==> inputs of run C <==
==> flow/design.v (excerpt) <==
module ARM (
    input clk,
    input rst,
    output [31:0] imem_addr,
    input [31:0] imem_data,
    output [17:0] SRAM_ADDR,
    output [15:0] SRAM_DQ_O,
    input [15:0] SRAM_DQ_I,
    output SRAM_WE_N
);
clock: 16.1 ns
lec_check: 0
cap_margin: 15
core_margin: 2
core_utilization: 71
cts_cluster_diameter: 210
cts_cluster_size: 31
setup_slack_margin: 3.72
slew_margin: 20
run.sh (not shown) runs the stock make flow with config.mk's settings and CLKGATE_MAP_FILE=.
==> run K (differences from run C) <==
Settings changed: CAP_MARGIN 15 to 20, CORE_UTILIZATION 71 to 70, CTS_CLUSTER_DIAMETER 210 to unset, CTS_CLUSTER_SIZE 31 to unset, PLACE_DENSITY set to 0.6, SETUP_SLACK_MARGIN 3.72 to -1.22.
==> flow/constraint.sdc (replaced) <==
create_clock -name core_clock -period 11.9 [get_ports {clk}]
set_input_delay 2.3800 -clock core_clock [delete_from_list [all_inputs] [get_ports {clk}]]
set_output_delay 2.3800 -clock core_clock [all_outputs]
set_load 0.01 [all_outputs]
==> run R (differences from run C) <==
Settings changed: ABC_AREA set to 0, CAP_MARGIN 15 to 20, CELL_PAD_IN_SITES_GLOBAL_PLACEMENT set to 1, CORE_ASPECT_RATIO set to 0.86, CORE_MARGIN 2 to 4, CORE_UTILIZATION 71 to 61, CTS_CLUSTER_DIAMETER 210 to 344, CTS_CLUSTER_SIZE 31 to 29, GPL_TIMING_DRIVEN set to 0, MAX_ROUTING_LAYER set to met4, MIN_ROUTING_LAYER set to met1, PLACE_DENSITY_LB_ADDON set to 0.23, SETUP_SLACK_MARGIN 3.72 to 2.1, SLEW_MARGIN 20 to 15, TNS_END_PERCENT set to 55.
==> flow/constraint.sdc (replaced) <==
create_clock -name core_clock -period 18.2 [get_ports {clk}]
set_input_delay 3.6400 -clock core_clock [delete_from_list [all_inputs] [get_ports {clk}]]
set_output_delay 3.6400 -clock core_clock [all_outputs]
set_load 0.01 [all_outputs]
==> run G (differences from run C) <==
Settings changed: ABC_AREA set to 1, CORE_ASPECT_RATIO set to 1.38, CORE_UTILIZATION 71 to 40, CTS_CLUSTER_DIAMETER 210 to unset, CTS_CLUSTER_SIZE 31 to 65, GPL_ROUTABILITY_DRIVEN set to 0, GPL_TIMING_DRIVEN set to 1, PLACE_DENSITY set to 0.6, SETUP_SLACK_MARGIN 3.72 to 0.4.
==> flow/constraint.sdc (replaced) <==
create_clock -name core_clock -period 21.0 [get_ports {clk}]
set_input_delay 4.2000 -clock core_clock [delete_from_list [all_inputs] [get_ports {clk}]]
set_output_delay 4.2000 -clock core_clock [all_outputs]
set_load 0.01 [all_outputs]
==> comparison <==
Run R did not get past 5_1_grt on GRT-0232. Run K stopped in 5_1_grt. Run C aborted during 4_1_cts with DPL-0033. Run G completed without violations. Against run G, the area after synthesis of run K is higher by 1.4%. Synthesized cell count: run C is smaller than run G (about 22%). Die area: run C < run K < run R < run G.

========
==> inputs of job 9297 <==
Starting RTL as in the previous note.
## ARM
module ARM (
    input clk,
    input rst,
    output [31:0] imem_addr,
    input [31:0] imem_data,
    output [17:0] SRAM_ADDR,
    output [15:0] SRAM_DQ_O,
    input [15:0] SRAM_DQ_I,
    output SRAM_WE_N
);
  wire [17:0] SW;
  assign SW = {16'b0, 1'b1, rst};
  wire freeze, flush;
  wire writeBackEN_ID, hazard, WB_EN_ID_Stage,MEM_R_EN_ID_Stage, 
		MEM_W_EN_ID_Stage,B_ID_Stage,S_ID_Stage,imm_ID_Stage, 
		Two_src_ID_Stage, imm_ID_Reg, WB_EN_ID_Reg, MEM_W_EN_ID_Reg,
		MEM_R_EN_ID_Reg, B_ID_Reg, S_ID_Reg;
  wire [31:0] PC_IF_Stage, Inst_IF_Stage, Inst_IF_Reg, 
				Val_Rn_ID_Stage, Val_Rm_ID_Stage, PC_IF_Reg, 
			    PC_ID_Reg, Val_Rn_ID_Reg, Val_Rm_ID_Reg;
  wire [31:0] Result_WB, Mem_res_feedback;
  wire [3:0] Des_wb;
  wire [3:0] EXE_CMD_ID_Stage,EXE_CMD_ID_Reg, Dest_ID_Stage, src1_ID_Stage, src2_ID_Stage, dest_ID_Reg;
  wire [23:0] Signed_imm_24_ID_Stage, Signed_imm_24_ID_Reg;
  wire [11:0] Shift_operand, Shift_operand_ID_Reg;
  wire [3:0] SR, Status_bit;
  wire [31:0] ALU_result_EXE_Reg, Val_Rm_EXE_Reg;
  wire [31:0] MEM_result_MEM_Stage;
  wire [3:0] dest_EXE_Reg, src1_ID_Reg, src2_ID_Reg;
  ...
Settings: LEC_CHECK=0, CAP_MARGIN=20, CORE_ASPECT_RATIO=1.57, CORE_MARGIN=2, CORE_UTILIZATION=50, CTS_CLUSTER_DIAMETER=344, CTS_CLUSTER_SIZE=29, PLACE_DENSITY_LB_ADDON=0.15, SETUP_SLACK_MARGIN=1.43, SLEW_MARGIN=20, TNS_END_PERCENT=5; clock period 11.6 ns.
==> job 2341: changes against job 9297 <==
CORE_ASPECT_RATIO = default   (was 1.57)
CORE_UTILIZATION = 48   (was 50)
CTS_CLUSTER_DIAMETER = default   (was 344)
CTS_CLUSTER_SIZE = default   (was 29)
PLACE_DENSITY_LB_ADDON = default   (was 0.15)
SETUP_SLACK_MARGIN = -0.25   (was 1.43)
TNS_END_PERCENT = default   (was 5)
==> flow/constraint.sdc (replaced) <==
create_clock -name core_clock -period 13.8 [get_ports {clk}]
set_input_delay 2.7600 -clock core_clock [delete_from_list [all_inputs] [get_ports {clk}]]
set_output_delay 2.7600 -clock core_clock [all_outputs]
set_load 0.01 [all_outputs]
==> job 6835: changes against job 9297 <==
CORE_ASPECT_RATIO = default   (was 1.57)
CORE_UTILIZATION = 45   (was 50)
CTS_CLUSTER_DIAMETER = default   (was 344)
CTS_CLUSTER_SIZE = default   (was 29)
PLACE_DENSITY_LB_ADDON = default   (was 0.15)
SETUP_SLACK_MARGIN = default   (was 1.43)
==> flow/constraint.sdc (replaced) <==
create_clock -name core_clock -period 11.4 [get_ports {clk}]
set_input_delay 2.2800 -clock core_clock [delete_from_list [all_inputs] [get_ports {clk}]]
set_output_delay 2.2800 -clock core_clock [all_outputs]
set_load 0.01 [all_outputs]
==> comparison <==
- Of job 2341 and job 6835, job 2341 has the higher worst hold slack (gap 0.035 ns).
- In job 6835 the design area is higher than in job 2341, by 2.4%.
- Of job 2341 and job 6835, job 2341 has the higher wire length (gap about 9%, measured against job 6835).
- In job 2341 the via count is higher than in job 6835, by about 7.5%.
- In flip-flop count, job 6835 and job 2341 do not differ.
- Of job 6835 and job 2341, job 2341 has the higher register-to-register slack (gap 0.76 ns).
- Job 9297 never finished: it broke off in 5_1_grt with GRT-0116. Job 2341 ran to the end with violations: setup timing. Job 6835 produced a layout that fails on setup timing.
- Against job 6835, the critical path depth of job 2341 is higher by 4.
==> figures <==
	job 9297	job 2341	job 6835
Number of setup violations in the final report	-	3	4
Share of the core filled with cells	-	65.6%	62.6%
Post-route setup TNS	-	-4.62 ns	-8.03 ns
Result of the run	aborted with a tool error	finished with violations	finished with violations
Failing step	5_1_grt	-	-
Layout check failures	-	setup timing	setup timing
Number of cells in the finished layout apart from fillers	-	10900	11100
Total wire length	-	379000 microns	347000 microns
Post-route met1 wirelength	-	121000 microns	123000 microns
Die boundary width	293 microns	374 microns	386 microns
Final-layout clock-cell area share	-	6.11%	6.46%
CP startpoint	-	id_reg.Src2[0]	EX_Reg.Dest[0]
Post-cts gate resize count	183	140	211
Total number of vias	-	75700	70400
Number of cells on the critical path	-	46	42
Cell type of the slowest stage on the worst timing path	-	sky130_fd_sc_hd__o41ai_1	sky130_fd_sc_hd__mux4_2
Largest class	-	multi-input combinational cells	multi-input combinational cells
Register clock-pin slew on the reported worst setup and hold paths	-	0.07 ns	0.07 ns
Total die size	134000 sq um	140000 sq um	149000 sq um
Endpoint required time on the critical path	-	7.55 ns	6.37 ns
Highest signal layer in the routed design	-	met5	met5

========
==> branch pepper: inputs <==
ARM again, from the RTL that the note above started with.
Settings: LEC_CHECK=0, CAP_MARGIN=20, CORE_MARGIN=2, CORE_UTILIZATION=57, CTS_CLUSTER_SIZE=79, PLACE_DENSITY=0.6, SETUP_SLACK_MARGIN=-1.04, SLEW_MARGIN=20, TNS_END_PERCENT=5; clock period 11.6 ns.
==> branch fjord (differences from branch pepper) <==
ABC_AREA = 1   (was unset)
CORE_UTILIZATION = 72   (was 57)
CTS_CLUSTER_DIAMETER = 399   (was unset)
CTS_CLUSTER_SIZE = 96   (was 79)
HOLD_SLACK_MARGIN = -0.09   (was unset)
PLACE_DENSITY = 0.38   (was 0.6)
SETUP_SLACK_MARGIN = 0.4   (was -1.04)
TNS_END_PERCENT = unset   (was 5)
==> flow/constraint.sdc (replaced) <==
create_clock -name core_clock -period 11.7 [get_ports {clk}]
set_input_delay 2.3400 -clock core_clock [delete_from_list [all_inputs] [get_ports {clk}]]
set_output_delay 2.3400 -clock core_clock [all_outputs]
set_load 0.01 [all_outputs]
==> comparison table <==
quantity	branch pepper	branch fjord
Status	aborted with a tool error	aborted with a tool error
Stage where the flow stopped	5_1_grt	5_1_grt
Syn Std Cell Area	65,700 um^2	64,800 um^2
Number of nets in the synthesized netlist	7,354	9,275
Number of distinct library cells after synthesis	101	77
Standard-cell rows	124	110
XORs/XNORs by Area	2.54%	2.32%
Floorplan die area	118,000 um^2	92,500 um^2
Total setup buffers inserted after CTS	32	41
Standard cell area after detailed placement	81,200 um^2	75,800 um^2
Setup WS pre-CTS	-3.49 ns	-1.29 ns
Area share of the leading cell type in the synthesized netlist	25.6%	25.9%
Placeable core area	114,000 um^2	89,600 um^2
Vertical die dimension	344 um	304 um
Cell count in the Yosys report	6,978	8,899
Compound-cell area share of the yosys netlist	16.9%	20.0%
Num CTS Buffers	97	13
Number of gates resized after cts	109	264

========
==> inputs of run a <==
ARM again, from the RTL that the note above started with.
Settings: LEC_CHECK=0, CAP_MARGIN=20, CORE_MARGIN=2, CORE_UTILIZATION=53, PLACE_DENSITY=0.6, SETUP_SLACK_MARGIN=0.4, SLEW_MARGIN=20; clock period 16.5 ns.
==> inputs of run b, as changes to run a <==
CORE_UTILIZATION = 47   (was 53)
PLACE_DENSITY = default   (was 0.6)
SETUP_SLACK_MARGIN = 2.98   (was 0.4)
==> flow/constraint.sdc (replaced) <==
create_clock -name core_clock -period 11.4 [get_ports {clk}]
set_input_delay 2.2800 -clock core_clock [delete_from_list [all_inputs] [get_ports {clk}]]
set_output_delay 2.2800 -clock core_clock [all_outputs]
set_load 0.01 [all_outputs]
==> inputs of run c, as changes to run a <==
CORE_UTILIZATION = 29   (was 53)
==> flow/constraint.sdc (replaced) <==
create_clock -name core_clock -period 20.5 [get_ports {clk}]
set_input_delay 4.1000 -clock core_clock [delete_from_list [all_inputs] [get_ports {clk}]]
set_output_delay 4.1000 -clock core_clock [all_outputs]
set_load 0.01 [all_outputs]
==> inputs of run d, as changes to run a <==
CORE_UTILIZATION = 40   (was 53)
==> flow/constraint.sdc (replaced) <==
create_clock -name core_clock -period 20.5 [get_ports {clk}]
set_input_delay 4.1000 -clock core_clock [delete_from_list [all_inputs] [get_ports {clk}]]
set_output_delay 4.1000 -clock core_clock [all_outputs]
set_load 0.01 [all_outputs]
==> summary of the runs <==
Run d finished clean. Run b stopped in 5_1_grt (ODB-0269). Run a ended with an error in 5_1_grt with GRT-0116. Run c passed the timing, DRC and antenna checks. Count of clock-buffer cells in the layout: run d is higher than run c (11). Non-clock buffer count: run c is lower than run d (96). Between run d and run c, the lower clock skew is in run c (gap 13 ps). In run c the design area is larger than in run d, by about 0.3%. Between run d and run c, the lower cell count is in run d (gap 6.5%, measured against run c). In run d the core utilization is higher than in run c, by 13 points. In area after synthesis, run d and run c do not differ.
==> figures <==
	run b	run a	run d	run c
Status	stopped before the end	stopped before the end	complete, no violations	complete, no violations
Stage where the flow stopped	5_1_grt	5_1_grt	-	-
Placed wire-length estimate	260000 um	268000 um	243000 um	233000 um
Type of element capturing the critical path	-	-	flip-flop	flip-flop
Via total after detailed routing	-	-	64.4k	64.4k
Area after detailed placement	82700 um^2	79300 um^2	73400 um^2	73600 um^2
Post-DRT Antenna Nets	-	-	0	0
Crit path launch	-	-	id_reg.Src2[3]$_SDFFE_PP0N_	id_reg.Src2[0]$_SDFFE_PP0N_
Drt initial violations	-	-	8145	8129
Critical-path cell with the highest stage delay	-	-	sky130_fd_sc_hd__a311o_1	sky130_fd_sc_hd__mux4_2
Routed WL per cell	-	-	32.6 um	29.7 um
Post-route DRC	-	-	0	0
Number of buffers other than clock buffers in the final layout	-	-	839	743
# placed instances	10.3k	9726	9441	10.2k
Worst setup slack for register-to-register paths	-	-	600 ps	700 ps
Minimum setup slack after placement	-3570 ps	-1020 ps	202 ps	126 ps
Register area	-	-	24600 um^2	24600 um^2
Final hold slack	-	-	413 ps	405 ps
Max-Cap Viols	-	-	0	0
Die Span X	378 um	356 um	409 um	480 um

========
==> maple: inputs <==
ARM again, from the RTL that the note above started with.
==> flow/design.v (excerpt) <==
module ARM (
    input clk,
    input rst,
    output [31:0] imem_addr,
    input [31:0] imem_data,
    output [17:0] SRAM_ADDR,
    output [15:0] SRAM_DQ_O,
    input [15:0] SRAM_DQ_I,
    output SRAM_WE_N
);
Settings: LEC_CHECK=0, CAP_MARGIN=15, CORE_MARGIN=2, CORE_UTILIZATION=71, CTS_CLUSTER_DIAMETER=210, CTS_CLUSTER_SIZE=31, SETUP_SLACK_MARGIN=-1.29, SLEW_MARGIN=20; clock period 13.9 ns.
==> inputs of quartz, as changes to maple <==
==> flow/config.mk (replaced) <==
export PLATFORM = sky130hd
export DESIGN_NAME = ARM
export DESIGN_NICKNAME = ARM
export VERILOG_FILES = /design/flow/design.v
export SDC_FILE = /design/flow/constraint.sdc
export NUM_CORES = 4
export LEC_CHECK = 0
export CAP_MARGIN = 20
export CORE_MARGIN = 2
export CORE_UTILIZATION = 40
export PLACE_DENSITY = 0.6
export SETUP_SLACK_MARGIN = 0.4
export SLEW_MARGIN = 20
==> flow/constraint.sdc (replaced) <==
create_clock -name core_clock -period 21.0 [get_ports {clk}]
set_input_delay 4.2000 -clock core_clock [delete_from_list [all_inputs] [get_ports {clk}]]
set_output_delay 4.2000 -clock core_clock [all_outputs]
set_load 0.01 [all_outputs]
==> comparison table <==
                                                              quartz                      maple
Status                                        complete, no violations  aborted with a tool error
Failing step                                                        -               3_5_place_dp
Die outline area                                          168000 um^2                 95000 um^2
I/O pin cnt                                                       117                        117
Area of the core                                          163000 um^2                 91700 um^2
Std cell rows                                                     148                        111
Placer Congestion                                                1.11                       1.47
Asr flop ratio synth                                               0%                         0%
Post-synthesis compound-gate area fraction                      16.9%                      16.9%
Synth Seq Share                                                 37.4%                      37.4%
X dimension of the die                                         409 um                     308 um
Fp util                                                         40.3%                      71.7%
Number of enable flip-flop cells                                  560                        560
Synth cell types                                                  101                        101
Gate Count Post-Synth                                            6978                       6978
Cell with the most instances after synthesis  sky130_fd_sc_hd__nor2_1    sky130_fd_sc_hd__nor2_1
Floorplan Nets                                                   7354                       7354
Y dimension of the die                                         409 um                     308 um
Syn Area/Cell                                               9.42 um^2                  9.42 um^2
Yosys top cell area share                                       25.6%                      25.6%

========
==> inputs of v11 <==
Starting RTL as in the previous note.
export LEC_CHECK = 0
export ABC_AREA = 1
export CAP_MARGIN = 15
export CELL_PAD_IN_SITES_DETAIL_PLACEMENT = 2
export CORE_ASPECT_RATIO = 1.38
export CORE_MARGIN = 2
export CORE_UTILIZATION = 40
export CTS_CLUSTER_DIAMETER = 396
export CTS_CLUSTER_SIZE = 65
export GPL_ROUTABILITY_DRIVEN = 0
export GPL_TIMING_DRIVEN = 1
export HOLD_SLACK_MARGIN = 0.17
export PLACE_DENSITY = 0.6
export SETUP_SLACK_MARGIN = 0.4
export SLEW_MARGIN = 20
create_clock -name core_clock -period 21.0 [get_ports {clk}]
==> v37 (differences from v11) <==
==> flow/config.mk (replaced) <==
export PLATFORM = sky130hd
export DESIGN_NAME = ARM
export DESIGN_NICKNAME = ARM
export VERILOG_FILES = /design/flow/design.v
export SDC_FILE = /design/flow/constraint.sdc
export NUM_CORES = 4
export LEC_CHECK = 0
export ABC_AREA = 1
export CAP_MARGIN = 20
export CORE_MARGIN = 5
export CORE_UTILIZATION = 41
export CTS_CLUSTER_SIZE = 77
export MAX_ROUTING_LAYER = met4
export PLACE_DENSITY = 0.66
export SLEW_MARGIN = 15
==> flow/constraint.sdc (replaced) <==
create_clock -name core_clock -period 24.2 [get_ports {clk}]
set_input_delay 4.8400 -clock core_clock [delete_from_list [all_inputs] [get_ports {clk}]]
set_output_delay 4.8400 -clock core_clock [all_outputs]
set_load 0.01 [all_outputs]
==> v1 (differences from v11) <==
==> flow/config.mk (replaced) <==
export PLATFORM = sky130hd
export DESIGN_NAME = ARM
export DESIGN_NICKNAME = ARM
export VERILOG_FILES = /design/flow/design.v
export SDC_FILE = /design/flow/constraint.sdc
export NUM_CORES = 4
export LEC_CHECK = 0
export CAP_MARGIN = 20
export CORE_MARGIN = 2
export CORE_UTILIZATION = 66
export SETUP_SLACK_MARGIN = 3.9
export SLEW_MARGIN = 20
==> flow/constraint.sdc (replaced) <==
create_clock -name core_clock -period 14.1 [get_ports {clk}]
set_input_delay 2.8200 -clock core_clock [delete_from_list [all_inputs] [get_ports {clk}]]
set_output_delay 2.8200 -clock core_clock [all_outputs]
set_load 0.01 [all_outputs]
==> results.py <==
# Flow results
metrics = {
    "status": {
        "outcome.stop_stage": "clock tree synthesis",
        "error": "[ERROR DPL-0033] detailed placement checks failed during check placement.",
        "outcome": "stopped before the end",
    },
    "yosys": {
        "synth.avg_cell_area_um2": 9.421,
        "ys_sh_xor_pct": 2.545,
        "synth-compound-area-share_pct": 16.85,
        "top_cells_by_count": "1020 x nor2_1, 792 x nand2_1, 560 x edfxtp_1",
        "synthAdderAreaFrac_pct": 6.284,
        "ys_cells": 6978,
        "area_leaders": "edfxtp_1 26%, mux4_2 13%, dfxtp_1 12%",
        "synthCells": 6978,
        "yosysTopAreaCellShare_pct": 25.58,
    },
    "floorplanning": {
        "rows": 115,
        "die-area_mm2": 0.1022,
        "core_mm2": 0.09856,
    },
    "placed_design": {
        "dp_hpwl_mm": 240.9,
        "place_area_mm2": 0.08014,
        "place_inst": 9453,
    },
}
# the run above: v1

==> results.py <==
# Flow results
metrics = {
    "yosys": {
        "synth.avg_cell_area_um2": 7.285,
        "ys_cells": 8899,
        "area_leaders": "edfxtp_1 26%, dfxtp_1 12%, nor2_1 9.4%",
        "synthAdderAreaFrac_pct": 6.373,
        "synthCells": 8899,
        "ys_sh_xor_pct": 2.322,
        "synth-compound-area-share_pct": 20.02,
        "syn-cell-area_mm2": 0.06483,
        "top_cells_by_count": "1620 x nor2_1, 1443 x nand2_1, 1022 x o21ai_0",
        "yosysTopAreaCellShare_pct": 25.94,
    },
    "status": {
        "error": "[ERROR GRT-0116] Global routing finished with congestion. Check the congestion regions in the DRC Viewer.",
        "outcome.stop_stage": "global routing",
        "outcome": "stopped before the end",
    },
    "placed_design": {
        "place_inst": 10690,
        "dp_hpwl_mm": 332.2,
        "place_area_mm2": 0.06778,
    },
    "floorplanning": {
        "die-area_mm2": 0.1654,
        "rows": 173,
    },
}
# the run above: v11

==> results.py <==
# Flow results
metrics = {
    "status": {
        "outcome": "finished clean",
    },
    "critical_path": {
        "crit_path_end_kind": "register",
        "critPathLaunch": "mem_reg.Dest[3]$_SDFFE_PP0N_",
    },
    "yosys": {
        "ys_sh_xor_pct": 2.322,
        "top_cells_by_count": "1620 x nor2_1, 1443 x nand2_1, 1022 x o21ai_0",
        "ys.flops": 948,
        "synth.avg_cell_area_um2": 7.285,
        "yosysTopAreaCellShare_pct": 25.94,
        "synthCells": 8899,
    },
    "floorplanning": {
        "core_mm2": 0.1578,
        "die-area_mm2": 0.1662,
        "rows": 146,
    },
    "placed_design": {
        "place_inst": 10680,
        "place_area_mm2": 0.06784,
        "dp_hpwl_mm": 212.1,
    },
    "min_path": {
        "whs_path_depth": 0,
    },
    "cts": {
        "cts.clk_slew.worst_paths_ps": 70,
    },
    "layout": {
        "register_area_mm2": 0.02460,
        "sh_comb_area_pct": 48.03,
    },
    "global_route": {
        "grtUsageMet1_pct": 45.91,
    },
}
# the run above: v37

